==> wip/garnet: inputs <==
==> flow/design.v <==
module sdram_controller (
    wr_addr,
    wr_data,
    wr_enable,
    rd_addr,
    rd_data,
    rd_ready,
    rd_enable,
    busy, rst_n, clk,
    addr, bank_addr, data_in, data_out, data_oe, clock_enable, cs_n, ras_n, cas_n, we_n,
    data_mask_low, data_mask_high
);
parameter ROW_WIDTH = 13;
parameter COL_WIDTH = 9;
parameter BANK_WIDTH = 2;
parameter SDRADDR_WIDTH = ROW_WIDTH > COL_WIDTH ? ROW_WIDTH : COL_WIDTH;
parameter HADDR_WIDTH = BANK_WIDTH + ROW_WIDTH + COL_WIDTH;
parameter CLK_FREQUENCY = 133;   
parameter REFRESH_TIME =  32;    
parameter REFRESH_COUNT = 8192;  
localparam CYCLES_BETWEEN_REFRESH = ( CLK_FREQUENCY
                                      * 1_000
                                      * REFRESH_TIME
                                    ) / REFRESH_COUNT;
localparam IDLE      = 5'b00000;
localparam INIT_NOP1 = 5'b01000,
           INIT_PRE1 = 5'b01001,
           INIT_NOP1_1=5'b00101,
           INIT_REF1 = 5'b01010,
           INIT_NOP2 = 5'b01011,
           INIT_REF2 = 5'b01100,
           INIT_NOP3 = 5'b01101,
           INIT_LOAD = 5'b01110,
           INIT_NOP4 = 5'b01111;
localparam REF_PRE  =  5'b00001,
           REF_NOP1 =  5'b00010,
           REF_REF  =  5'b00011,
           REF_NOP2 =  5'b00100;
localparam READ_ACT  = 5'b10000,
           READ_NOP1 = 5'b10001,
           READ_CAS  = 5'b10010,
           READ_NOP2 = 5'b10011,
           READ_READ = 5'b10100;
localparam WRIT_ACT  = 5'b11000,
           WRIT_NOP1 = 5'b11001,
           WRIT_CAS  = 5'b11010,
           WRIT_NOP2 = 5'b11011;
localparam CMD_PALL = 8'b10010001,
           CMD_REF  = 8'b10001000,
           CMD_NOP  = 8'b10111000,
           CMD_MRS  = 8'b10000000,
           CMD_BACT = 8'b10011000,
           CMD_READ = 8'b10101001,
           CMD_WRIT = 8'b10100001;
input  [HADDR_WIDTH-1:0]   wr_addr;
input  [15:0]              wr_data;
input                      wr_enable;
input  [HADDR_WIDTH-1:0]   rd_addr;
output [15:0]              rd_data;
input                      rd_enable;
output                     rd_ready;
output                     busy;
input                      rst_n;
input                      clk;
output [SDRADDR_WIDTH-1:0] addr;
output [BANK_WIDTH-1:0]    bank_addr;
input  [15:0]              data_in;
output [15:0]              data_out;
output                     data_oe;
output                     clock_enable;
output                     cs_n;
output                     ras_n;
output                     cas_n;
output                     we_n;
output                     data_mask_low;
output                     data_mask_high;
reg  [HADDR_WIDTH-1:0]   haddr_r;
reg  [15:0]              wr_data_r;
reg  [15:0]              rd_data_r;
reg                      busy;
reg                      data_mask_low_r;
reg                      data_mask_high_r;
reg [SDRADDR_WIDTH-1:0]  addr_r;
reg [BANK_WIDTH-1:0]     bank_addr_r;
reg                      rd_ready_r;
wire                     data_mask_low, data_mask_high;
assign data_mask_high = data_mask_high_r;
assign data_mask_low  = data_mask_low_r;
assign rd_data        = rd_data_r;
reg [3:0] state_cnt;
reg [9:0] refresh_cnt;
reg [7:0] command;
reg [4:0] state;
reg [7:0] command_nxt;
reg [3:0] state_cnt_nxt;
reg [4:0] next;
assign {clock_enable, cs_n, ras_n, cas_n, we_n} = command[7:3];
assign bank_addr      = (state[4]) ? bank_addr_r : command[2:1];
assign addr           = (state[4] | state == INIT_LOAD) ? addr_r : { {SDRADDR_WIDTH-11{1'b0}}, command[0], 10'd0 };
assign data_out = wr_data_r;
assign data_oe  = (state == WRIT_CAS);
assign rd_ready = rd_ready_r;
always @ (posedge clk)
  if (~rst_n)
    begin
    state <= INIT_NOP1;
    command <= CMD_NOP;
    state_cnt <= 4'hf;
    haddr_r <= {HADDR_WIDTH{1'b0}};
    wr_data_r <= 16'b0;
    rd_data_r <= 16'b0;
    busy <= 1'b0;
    end
  else
    begin
    state <= next;
    command <= command_nxt;
    if (!state_cnt)
      state_cnt <= state_cnt_nxt;
    else
      state_cnt <= state_cnt - 1'b1;
    if (wr_enable)
      wr_data_r <= wr_data;
    if (state == READ_READ)
      begin
      rd_data_r <= data_in;
      rd_ready_r <= 1'b1;
      end
    else
      rd_ready_r <= 1'b0;
    busy <= state[4];
    if (rd_enable)
      haddr_r <= rd_addr;
    else if (wr_enable)
      haddr_r <= wr_addr;
    end
always @ (posedge clk)
 if (~rst_n)
   refresh_cnt <= 10'b0;
 else
   if (state == REF_NOP2)
     refresh_cnt <= 10'b0;
   else
     refresh_cnt <= refresh_cnt + 1'b1;
always @*
begin
    if (state[4])
      {data_mask_low_r, data_mask_high_r} = 2'b00;
    else
      {data_mask_low_r, data_mask_high_r} = 2'b11;
   bank_addr_r = 2'b00;
   addr_r = {SDRADDR_WIDTH{1'b0}};
   if (state == READ_ACT | state == WRIT_ACT)
     begin
     bank_addr_r = haddr_r[HADDR_WIDTH-1:HADDR_WIDTH-(BANK_WIDTH)];
     addr_r = haddr_r[HADDR_WIDTH-(BANK_WIDTH+1):HADDR_WIDTH-(BANK_WIDTH+ROW_WIDTH)];
     end
   else if (state == READ_CAS | state == WRIT_CAS)
     begin
     bank_addr_r = haddr_r[HADDR_WIDTH-1:HADDR_WIDTH-(BANK_WIDTH)];
     addr_r = {
               {SDRADDR_WIDTH-(11){1'b0}},
               1'b1,                        
               {10-COL_WIDTH{1'b0}},
               haddr_r[COL_WIDTH-1:0]
              };
     end
   else if (state == INIT_LOAD)
     begin
     addr_r = {{SDRADDR_WIDTH-10{1'b0}}, 10'b1000110000};
     end
end
always @*
begin
   state_cnt_nxt = 4'd0;
   command_nxt = CMD_NOP;
   if (state == IDLE)
        if (refresh_cnt >= CYCLES_BETWEEN_REFRESH)
          begin
          next = REF_PRE;
          command_nxt = CMD_PALL;
          end
        else if (rd_enable)
          begin
          next = READ_ACT;
          command_nxt = CMD_BACT;
          end
        else if (wr_enable)
          begin
          next = WRIT_ACT;
          command_nxt = CMD_BACT;
          end
        else
          begin
          next = IDLE;
          end
    else
      if (!state_cnt)
        case (state)
          INIT_NOP1:
            begin
            next = INIT_PRE1;
            command_nxt = CMD_PALL;
            end
          INIT_PRE1:
            begin
            next = INIT_NOP1_1;
            end
          INIT_NOP1_1:
            begin
            next = INIT_REF1;
            command_nxt = CMD_REF;
            end
          INIT_REF1:
            begin
            next = INIT_NOP2;
            state_cnt_nxt = 4'd7;
            end
          INIT_NOP2:
            begin
            next = INIT_REF2;
            command_nxt = CMD_REF;
            end
          INIT_REF2:
            begin
            next = INIT_NOP3;
            state_cnt_nxt = 4'd7;
            end
          INIT_NOP3:
            begin
            next = INIT_LOAD;
            command_nxt = CMD_MRS;
            end
          INIT_LOAD:
            begin
            next = INIT_NOP4;
            state_cnt_nxt = 4'd1;
            end
          REF_PRE:
            begin
            next = REF_NOP1;
            end
          REF_NOP1:
            begin
            next = REF_REF;
            command_nxt = CMD_REF;
            end
          REF_REF:
            begin
            next = REF_NOP2;
            state_cnt_nxt = 4'd7;
            end
          WRIT_ACT:
            begin
            next = WRIT_NOP1;
            state_cnt_nxt = 4'd1;
            end
          WRIT_NOP1:
            begin
            next = WRIT_CAS;
            command_nxt = CMD_WRIT;
            end
          WRIT_CAS:
            begin
            next = WRIT_NOP2;
            state_cnt_nxt = 4'd1;
            end
          READ_ACT:
            begin
            next = READ_NOP1;
            state_cnt_nxt = 4'd1;
            end
          READ_NOP1:
            begin
            next = READ_CAS;
            command_nxt = CMD_READ;
            end
          READ_CAS:
            begin
            next = READ_NOP2;
            state_cnt_nxt = 4'd1;
            end
          READ_NOP2:
            begin
            next = READ_READ;
            end
          default:
            begin
            next = IDLE;
            end
          endcase
      else
        begin
        next = state;
        command_nxt = command;
        end
end
endmodule
==> flow/run.sh <==
#!/bin/bash
# the make line also repeats each setting of config.mk as NAME=value (left out here)
make -C /OpenROAD-flow-scripts/flow DESIGN_CONFIG=/design/flow/config.mk WORK_HOME=/design/flow/orfs CLKGATE_MAP_FILE= finish
==> flow/config.mk <==
export PLATFORM = sky130hd
export DESIGN_NAME = sdram_controller
export DESIGN_NICKNAME = sdram_controller
export VERILOG_FILES = /design/flow/design.v
export SDC_FILE = /design/flow/constraint.sdc
export NUM_CORES = 4
export LEC_CHECK = 0
export CAP_MARGIN = 20
export CORE_MARGIN = 2
export CORE_UTILIZATION = 63
export CTS_CLUSTER_DIAMETER = 105
export CTS_CLUSTER_SIZE = 29
export HOLD_SLACK_MARGIN = 0.28
export PLACE_DENSITY = 0.81
export SLEW_MARGIN = 30
==> flow/constraint.sdc <==
create_clock -name core_clock -period 2.34 [get_ports {clk}]
set_input_delay 0.4680 -clock core_clock [delete_from_list [all_inputs] [get_ports {clk}]]
set_output_delay 0.4680 -clock core_clock [all_outputs]
set_load 0.01 [all_outputs]
==> inputs of wip/xenon, as changes to wip/garnet <==
==> flow/config.mk (replaced) <==
export PLATFORM = sky130hd
export DESIGN_NAME = sdram_controller
export DESIGN_NICKNAME = sdram_controller
export VERILOG_FILES = /design/flow/design.v
export SDC_FILE = /design/flow/constraint.sdc
export NUM_CORES = 4
export LEC_CHECK = 0
export ABC_AREA = 1
export CAP_MARGIN = 20
export CORE_ASPECT_RATIO = 0.5
export CORE_MARGIN = 2
export CORE_UTILIZATION = 62
export CTS_CLUSTER_DIAMETER = 312
export CTS_CLUSTER_SIZE = 96
export PLACE_DENSITY = 0.35
export SLEW_MARGIN = 20
==> flow/constraint.sdc (replaced) <==
create_clock -name core_clock -period 2.98 [get_ports {clk}]
set_input_delay 0.5960 -clock core_clock [delete_from_list [all_inputs] [get_ports {clk}]]
set_output_delay 0.5960 -clock core_clock [all_outputs]
set_load 0.01 [all_outputs]
==> inputs of wip/raven, as changes to wip/garnet <==
==> flow/config.mk (replaced) <==
export PLATFORM = sky130hd
export DESIGN_NAME = sdram_controller
export DESIGN_NICKNAME = sdram_controller
export VERILOG_FILES = /design/flow/design.v
export SDC_FILE = /design/flow/constraint.sdc
export NUM_CORES = 4
export LEC_CHECK = 0
export CAP_MARGIN = 20
export CORE_MARGIN = 2
export CORE_UTILIZATION = 40
export PLACE_DENSITY = 0.6
export SLEW_MARGIN = 20
==> flow/constraint.sdc (replaced) <==
create_clock -name core_clock -period 7.5 [get_ports {clk}]
set_input_delay 1.5000 -clock core_clock [delete_from_list [all_inputs] [get_ports {clk}]]
set_output_delay 1.5000 -clock core_clock [all_outputs]
set_load 0.01 [all_outputs]
==> results <==
Final Non-Filler Cells: wip/raven 757; wip/garnet -; wip/xenon 818
# hold bufs at CTS: wip/raven 0; wip/garnet -; wip/xenon 0
DP Cell Count: wip/raven 740; wip/garnet 725; wip/xenon 802
Most frequent cell after synthesis: wip/raven sky130_fd_sc_hd__nor2_1; wip/garnet sky130_fd_sc_hd__nor2_1; wip/xenon sky130_fd_sc_hd__nand2_1
Net switching share of the total power: wip/raven 24.6%; wip/garnet -; wip/xenon 21.8%
Post-cts gate resize count: wip/raven 0; wip/garnet -; wip/xenon 0
MI comb area: wip/raven 2150 µm²; wip/garnet -; wip/xenon 1920 µm²
Critical Path End Type: wip/raven primary output; wip/garnet -; wip/xenon primary output
Global route hottest layer: wip/raven met2; wip/garnet -; wip/xenon met2
Worst ir drop on vdd: wip/raven 0.000102 V; wip/garnet -; wip/xenon 0.000429 V
Hold Path Class: wip/raven flop to flop; wip/garnet -; wip/xenon flop to flop
Critical Path Fanout Max: wip/raven 8; wip/garnet -; wip/xenon 10
Power in the clock group: wip/raven 0.347 mW; wip/garnet -; wip/xenon 1.18 mW
Tap cells: wip/raven 136; wip/garnet -; wip/xenon 92
Vias: wip/raven 3,736; wip/garnet -; wip/xenon 4,295
DRC violation total after the first TritonRoute iteration: wip/raven 163; wip/garnet -; wip/xenon 394
Compound-gate portion of the synthesized area: wip/raven 12.6%; wip/garnet 12.6%; wip/xenon 12.0%
Routed WL: wip/raven 11,400 µm; wip/garnet -; wip/xenon 11,600 µm
Multi-input gate count: wip/raven 356; wip/garnet -; wip/xenon 404
Clock slew at reported path FFs: wip/raven 90 ps; wip/garnet -; wip/xenon 60 ps
Worst hold margin: wip/raven 457 ps; wip/garnet -; wip/xenon 471 ps
Status: wip/raven finished clean; wip/garnet stopped before the end; wip/xenon finished clean
Failing step: wip/raven -; wip/garnet clock tree synthesis; wip/xenon -
Non-clock buffer share of cell area: wip/raven 24.2%; wip/garnet -; wip/xenon 24.4%
Capturing element of the worst setup path: wip/raven addr[5]; wip/garnet -; wip/xenon addr[5]
Yosys stat cell total: wip/raven 494; wip/garnet 494; wip/xenon 591
Power is estimated from default activity; no workload was simulated.
